==> run Y <==
// mips_core
module mips_core (
	input         clk,
	input         rst,           
	output [31:0] imem_addr,     
	input  [31:0] imem_rdata,    
	output [31:0] dmem_addr,     
	output [31:0] dmem_wdata,    
	output        dmem_we,       
	input  [31:0] dmem_rdata,    
	output        halt           
);
make LEC_CHECK=0 ABC_AREA=0 CAP_MARGIN=10 CELL_PAD_IN_SITES_DETAIL_PLACEMENT=2 CELL_PAD_IN_SITES_GLOBAL_PLACEMENT=2 CORE_ASPECT_RATIO=1.64 CORE_MARGIN=10 CORE_UTILIZATION=72 CTS_CLUSTER_DIAMETER=311 CTS_CLUSTER_SIZE=34 GPL_ROUTABILITY_DRIVEN=0 GPL_TIMING_DRIVEN=0 HOLD_SLACK_MARGIN=0.21 PLACE_DENSITY_LB_ADDON=0.15 SLEW_MARGIN=35 finish   # period 15.8 ns
run.sh (not shown) runs the stock make flow with config.mk's settings and CLKGATE_MAP_FILE=.
==> inputs of run P, as changes to run Y <==
- CAP_MARGIN: 10 -> 30
- CELL_PAD_IN_SITES_DETAIL_PLACEMENT: 2 -> unset
- CELL_PAD_IN_SITES_GLOBAL_PLACEMENT: 2 -> 0
- CORE_ASPECT_RATIO: 1.64 -> unset
- CORE_MARGIN: 10 -> 7
- CORE_UTILIZATION: 72 -> 70
- CTS_CLUSTER_DIAMETER: 311 -> 33
- CTS_CLUSTER_SIZE: 34 -> unset
- GPL_ROUTABILITY_DRIVEN: 0 -> unset
- HOLD_SLACK_MARGIN: 0.21 -> unset
- MIN_ROUTING_LAYER: unset -> met2
- PLACE_DENSITY_LB_ADDON: 0.15 -> unset
- SETUP_SLACK_MARGIN: unset -> 1.5
- SLEW_MARGIN: 35 -> 20
==> flow/constraint.sdc (replaced) <==
create_clock -name core_clock -period 13.3 [get_ports {clk}]
set_input_delay 2.6600 -clock core_clock [delete_from_list [all_inputs] [get_ports {clk}]]
set_output_delay 2.6600 -clock core_clock [all_outputs]
set_load 0.01 [all_outputs]
==> impl_metrics.tcl <==
# metrics dict for downstream scripts
set metrics [dict create \
    synth_cells 4479 \
    stop_stage "global routing (5_1_grt)" \
    ios 164 \
    grt_usage_pct 110 \
    toolErrorMsg "[ERROR GRT-0116] Global routing finished with congestion. Check the congestion regions in the DRC Viewer." \
    largest_area_cell "edfxtp_1" \
    status "did not finish" \
    edf_count 1024 \
    synthAdderAreaFrac_pct 2.43 \
    yosysUniqueCellTypes 93 \
    xor_area_share_pct 1.09 \
    clock_sinks 1402 \
    avgSynthCellArea_sq_um 15.6 \
    die_h_um 330 \
    die_area_sq_um 109000 \
    top_area_share_pct 43.9 \
    fp.dieW_um 330 \
    rows 115 \
    topCombFamilyByArea "multiplexers" \
    core_area_sq_um 98700 \
]
[end of results for run P]
==> impl_metrics.tcl <==
# metrics dict for downstream scripts
set metrics [dict create \
    toolErrorMsg "[ERROR FLW-0024] Place density exceeds 1.0 (current PLACE_DENSITY_LB_ADDON =  0.15). Please check if the value of  PLACE_DENSITY_LB_ADDON is between 0 and 0.99." \
    yosysUniqueCellTypes 93 \
    topCombFamilyByArea "multiplexers" \
    xor_area_share_pct 1.09 \
    die_area_sq_um 110000 \
    status "did not finish" \
    top_area_share_pct 43.9 \
    stop_stage "global placement without I/O (3_1_place_gp_skip_io)" \
    synth_cells 4479 \
    die_h_um 419 \
    synthAdderAreaFrac_pct 2.43 \
]
[end of results for run Y]


==> inputs of 12-28 <==
Starting RTL as in the previous note.
Settings: LEC_CHECK=0, ABC_AREA=0, CAP_MARGIN=20, CELL_PAD_IN_SITES_GLOBAL_PLACEMENT=0, CORE_MARGIN=7, CORE_UTILIZATION=70, CTS_CLUSTER_DIAMETER=324, MIN_ROUTING_LAYER=met2, SETUP_SLACK_MARGIN=1.5, SLEW_MARGIN=20; clock period 13.3 ns.
==> 12-25: changes against 12-28 <==
Settings changed: ABC_AREA 0 to default, CELL_PAD_IN_SITES_GLOBAL_PLACEMENT 0 to default, CORE_MARGIN 7 to 2, CORE_UTILIZATION 70 to 62, CTS_CLUSTER_DIAMETER 324 to 396, MIN_ROUTING_LAYER met2 to default, SETUP_SLACK_MARGIN 1.5 to default.
==> flow/constraint.sdc (replaced) <==
create_clock -name core_clock -period 5.06 [get_ports {clk}]
set_input_delay 1.0120 -clock core_clock [delete_from_list [all_inputs] [get_ports {clk}]]
set_output_delay 1.0120 -clock core_clock [all_outputs]
set_load 0.01 [all_outputs]
==> 04-08: changes against 12-28 <==
Settings changed: ABC_AREA 0 to default, CELL_PAD_IN_SITES_GLOBAL_PLACEMENT 0 to default, CORE_MARGIN 7 to 6, CORE_UTILIZATION 70 to 40, CTS_CLUSTER_DIAMETER 324 to default, SETUP_SLACK_MARGIN 1.5 to default.
==> flow/constraint.sdc (replaced) <==
create_clock -name core_clock -period 10.0 [get_ports {clk}]
set_input_delay 2.0000 -clock core_clock [delete_from_list [all_inputs] [get_ports {clk}]]
set_output_delay 2.0000 -clock core_clock [all_outputs]
set_load 0.01 [all_outputs]
==> summary.txt <==
outcome - aborted with a tool error
Fail Step - global routing
Err - [ERROR GRT-0116] Global routing finished with congestion. Check the congestion regions in the DRC Viewer.
most used routing layer - met3
met3 Resource Use GR - 1.13
GRT overflow - 5305
dpl ws - 4.09 ns
number of CTS-inserted buffers - 141
RD Place Congestion - 1.13
overall die width - 330 um
Chip Height - 330 um
Cell Area, Placed - 73400 um^2
CTS resizes - 0
(the above is from 12-28)
==> summary.txt <==
Chip Height - 430 um
RD Place Congestion - 0.992
outcome - no timing/DRC/antenna violations
switch share - 0.316
multi-input combinational area share - 0.355
overall die width - 430 um
most used routing layer - met3
hold-fix buffers at CTS - 0
GRT overflow - 0
combinational fraction of design power - 0.211
Cell Area, Placed - 74800 um^2
Non-clock inverters - 151
(the above is from 04-08)
==> summary.txt <==
RD Place Congestion - 1.08
SO Faults - negative setup slack
outcome - complete, but fails checks
Cell Area, Placed - 80000 um^2
dpl ws - -2.06 ns
Chip Height - 340 um
most used routing layer - met2
met3 Resource Use GR - 0.257
GRT overflow - 0
number of CTS-inserted buffers - 141
final setup fails - 59
setup ws final - -2.06 ns
overall die width - 340 um
CTS resizes - 88
(the above is from 12-25)


==> inputs of v36 <==
Starting RTL as in the previous note.
Settings: LEC_CHECK=0, CAP_MARGIN=20, CORE_MARGIN=2, CORE_UTILIZATION=40, SLEW_MARGIN=20; clock period 10.0 ns.
==> v34 (differences from v36) <==
- CAP_MARGIN: 20 -> 35
- CORE_UTILIZATION: 40 -> 61
- SETUP_SLACK_MARGIN: default -> 1.27
==> flow/constraint.sdc (replaced) <==
create_clock -name core_clock -period 5.06 [get_ports {clk}]
set_input_delay 1.0120 -clock core_clock [delete_from_list [all_inputs] [get_ports {clk}]]
set_output_delay 1.0120 -clock core_clock [all_outputs]
set_load 0.01 [all_outputs]
==> v17 (differences from v36) <==
- CAP_MARGIN: 20 -> 5
- CORE_UTILIZATION: 40 -> 72
- CTS_CLUSTER_DIAMETER: default -> 98
- CTS_CLUSTER_SIZE: default -> 41
- PLACE_DENSITY: default -> 0.65
- SETUP_SLACK_MARGIN: default -> 0.73
==> flow/constraint.sdc (replaced) <==
create_clock -name core_clock -period 3.74 [get_ports {clk}]
set_input_delay 0.7480 -clock core_clock [delete_from_list [all_inputs] [get_ports {clk}]]
set_output_delay 0.7480 -clock core_clock [all_outputs]
set_load 0.01 [all_outputs]
==> notes <==
- v17 died in clock tree synthesis with DPL-0033. v36 went through all stages and came out clean. v34 reached the layout checks and failed them: setup timing.
- Of v34 and v36, v34 has the higher total power (gap about 130%, measured against v36).
- In v34 the core utilization is higher than in v36, by 32 points.
- Against v36, the via count of v34 is higher by about 27%.
- Worst hold slack: v36 is higher than v34 (15 ps).
- Between v36 and v34, the lower wire length is in v36 (gap about 25%, measured against v34).
- Sequential power: v36 is smaller than v34 (50%).
- Flip-flop count is the same in v34 and v36.
==> figures <==
|  | v36 | v34 | v17 |
|---|---|---|---|
| Outcome | complete, no violations | complete, but fails checks | aborted with a tool error |
| Last stage reached | - | - | clock tree synthesis |
| Reasons for failing layout checks | - | setup timing | - |
| Capture point of the worst reg-to-reg path | PC.wordOut[1] | PC.wordOut[22] | - |
| Post_cts resized | 0 | 151 | - |
| Reported combinational group power | 3.18 mW | 9.85 mW | - |
| Width of the die | 422.4 um | 342.8 um | 315.8 um |
| Clock Skew | 32.18 ps | 97.29 ps | - |
| Total negative setup slack | 0 ps | -69060 ps | - |
| Inserted Clock Buffers | 149 | 144 | - |
| Clock network area share | 5.779% | 5.495% | - |
| Start point of the worst min-delay path | IF_ID.pcPlus4Reg.wordOut[0] | IF_ID.pcPlus4Reg.wordOut[2] | - |
| Logic share of the area | 35.70% | 33.86% | - |
| Pre-Place Util | 40.28% | 61.40% | 72.50% |
| Global-route wire length before repair | 335.8 mm | 420.1 mm | - |
| Critical Path Slowest Stage Cell | sky130_fd_sc_hd__or4_1 | sky130_fd_sc_hd__dfrtp_1 | - |
| Cell depth of the worst min-delay path | 0 | 0 | - |


==> delta: inputs <==
Starting RTL as in the previous note.
==> flow/config.mk <==
export PLATFORM = sky130hd
export DESIGN_NAME = mips_core
export DESIGN_NICKNAME = mips_core
export VERILOG_FILES = /design/flow/design.v
export SDC_FILE = /design/flow/constraint.sdc
export NUM_CORES = 4
export LEC_CHECK = 0
export CAP_MARGIN = 20
export CORE_MARGIN = 2
export CORE_UTILIZATION = 64
export SLEW_MARGIN = 20
==> flow/constraint.sdc <==
create_clock -name core_clock -period 9.11 [get_ports {clk}]
set_input_delay 1.8220 -clock core_clock [delete_from_list [all_inputs] [get_ports {clk}]]
set_output_delay 1.8220 -clock core_clock [all_outputs]
set_load 0.01 [all_outputs]
==> inputs of indigo, as changes to delta <==
Settings changed: CORE_UTILIZATION 64 to 40.
==> flow/constraint.sdc (replaced) <==
create_clock -name core_clock -period 7.1 [get_ports {clk}]
set_input_delay 1.4200 -clock core_clock [delete_from_list [all_inputs] [get_ports {clk}]]
set_output_delay 1.4200 -clock core_clock [all_outputs]
set_load 0.01 [all_outputs]
==> inputs of willow, as changes to delta <==
Settings changed: CORE_UTILIZATION 64 to 58.
==> flow/constraint.sdc (replaced) <==
create_clock -name core_clock -period 5.06 [get_ports {clk}]
set_input_delay 1.0120 -clock core_clock [delete_from_list [all_inputs] [get_ports {clk}]]
set_output_delay 1.0120 -clock core_clock [all_outputs]
set_load 0.01 [all_outputs]
==> inputs of harbor, as changes to delta <==
Settings changed: ABC_AREA set to 0, CELL_PAD_IN_SITES_DETAIL_PLACEMENT set to 0, CORE_MARGIN 2 to 3, CTS_CLUSTER_SIZE set to 15, HOLD_SLACK_MARGIN set to 0.27, PLACE_DENSITY_LB_ADDON set to 0.08, SETUP_SLACK_MARGIN set to 1.46, SLEW_MARGIN 20 to 35.
==> flow/constraint.sdc (replaced) <==
create_clock -name core_clock -period 5.06 [get_ports {clk}]
set_input_delay 1.0120 -clock core_clock [delete_from_list [all_inputs] [get_ports {clk}]]
set_output_delay 1.0120 -clock core_clock [all_outputs]
set_load 0.01 [all_outputs]
==> flow_metrics.py <==
# Synthesis and PnR figures
metrics = {
    "status": {
        "status": "finished clean",
    },
    "routing": {
        "first_pass_iters": 5,
    },
    "final_layout": {
        "dominant-cell-class": "flip-flops and latches",
    },
    "setup_path": {
        "startpoint_type": "flop",
    },
}
Source of the figures above: indigo

==> flow_metrics.py <==
# Synthesis and PnR figures
metrics = {
    "pwr": {
        "clock_power_share_pct": 35.1,
    },
    "status": {
        "status": "finished clean",
    },
    "final_layout": {
        "fillCellCount": 6214,
        "dominant-cell-class": "flip-flops and latches",
    },
    "sta": {
        "setup_slack_ns": 0.585,
    },
    "routing": {
        "first_pass_iters": 8,
    },
    "setup_path": {
        "startpoint_type": "flop",
    },
}
Source of the figures above: delta

==> flow_metrics.py <==
# Metrics from the implementation run
metrics = {
    "grt": {
        "met2_usage_pct": 90.6,
    },
    "status": {
        "lastStage": "5_1_grt",
        "status": "aborted with a tool error",
        "stop_error": "[ERROR GRT-0232] Routing congestion too high. Check the congestion heatmap in the GUI.",
    },
    "logic_synthesis": {
        "ys_seq_share_pct": 57.4,
        "top_cells_by_count": "1024 x edfxtp_1, 648 x mux4_2, 378 x dfrtp_1",
    },
    "clocking": {
        "cts_made_buffers": 143,
    },
    "floorplanning": {
        "core_sq_um": 108000,
    },
}
Source of the figures above: harbor

==> flow_metrics.py <==
# Synthesis and PnR figures
metrics = {
    "status": {
        "status": "finished with violations",
        "so_faults": "negative setup slack",
    },
    "routing": {
        "first_pass_iters": 7,
    },
    "setup_path": {
        "crit_fanout": 8,
        "startpoint_type": "flop",
    },
    "sta": {
        "setup-violations-final": 41,
        "setup_slack_ns": -1.61,
    },
    "final_layout": {
        "dominant-cell-class": "flip-flops and latches",
    },
}
Source of the figures above: willow

Power is estimated from default activity; no workload was simulated.
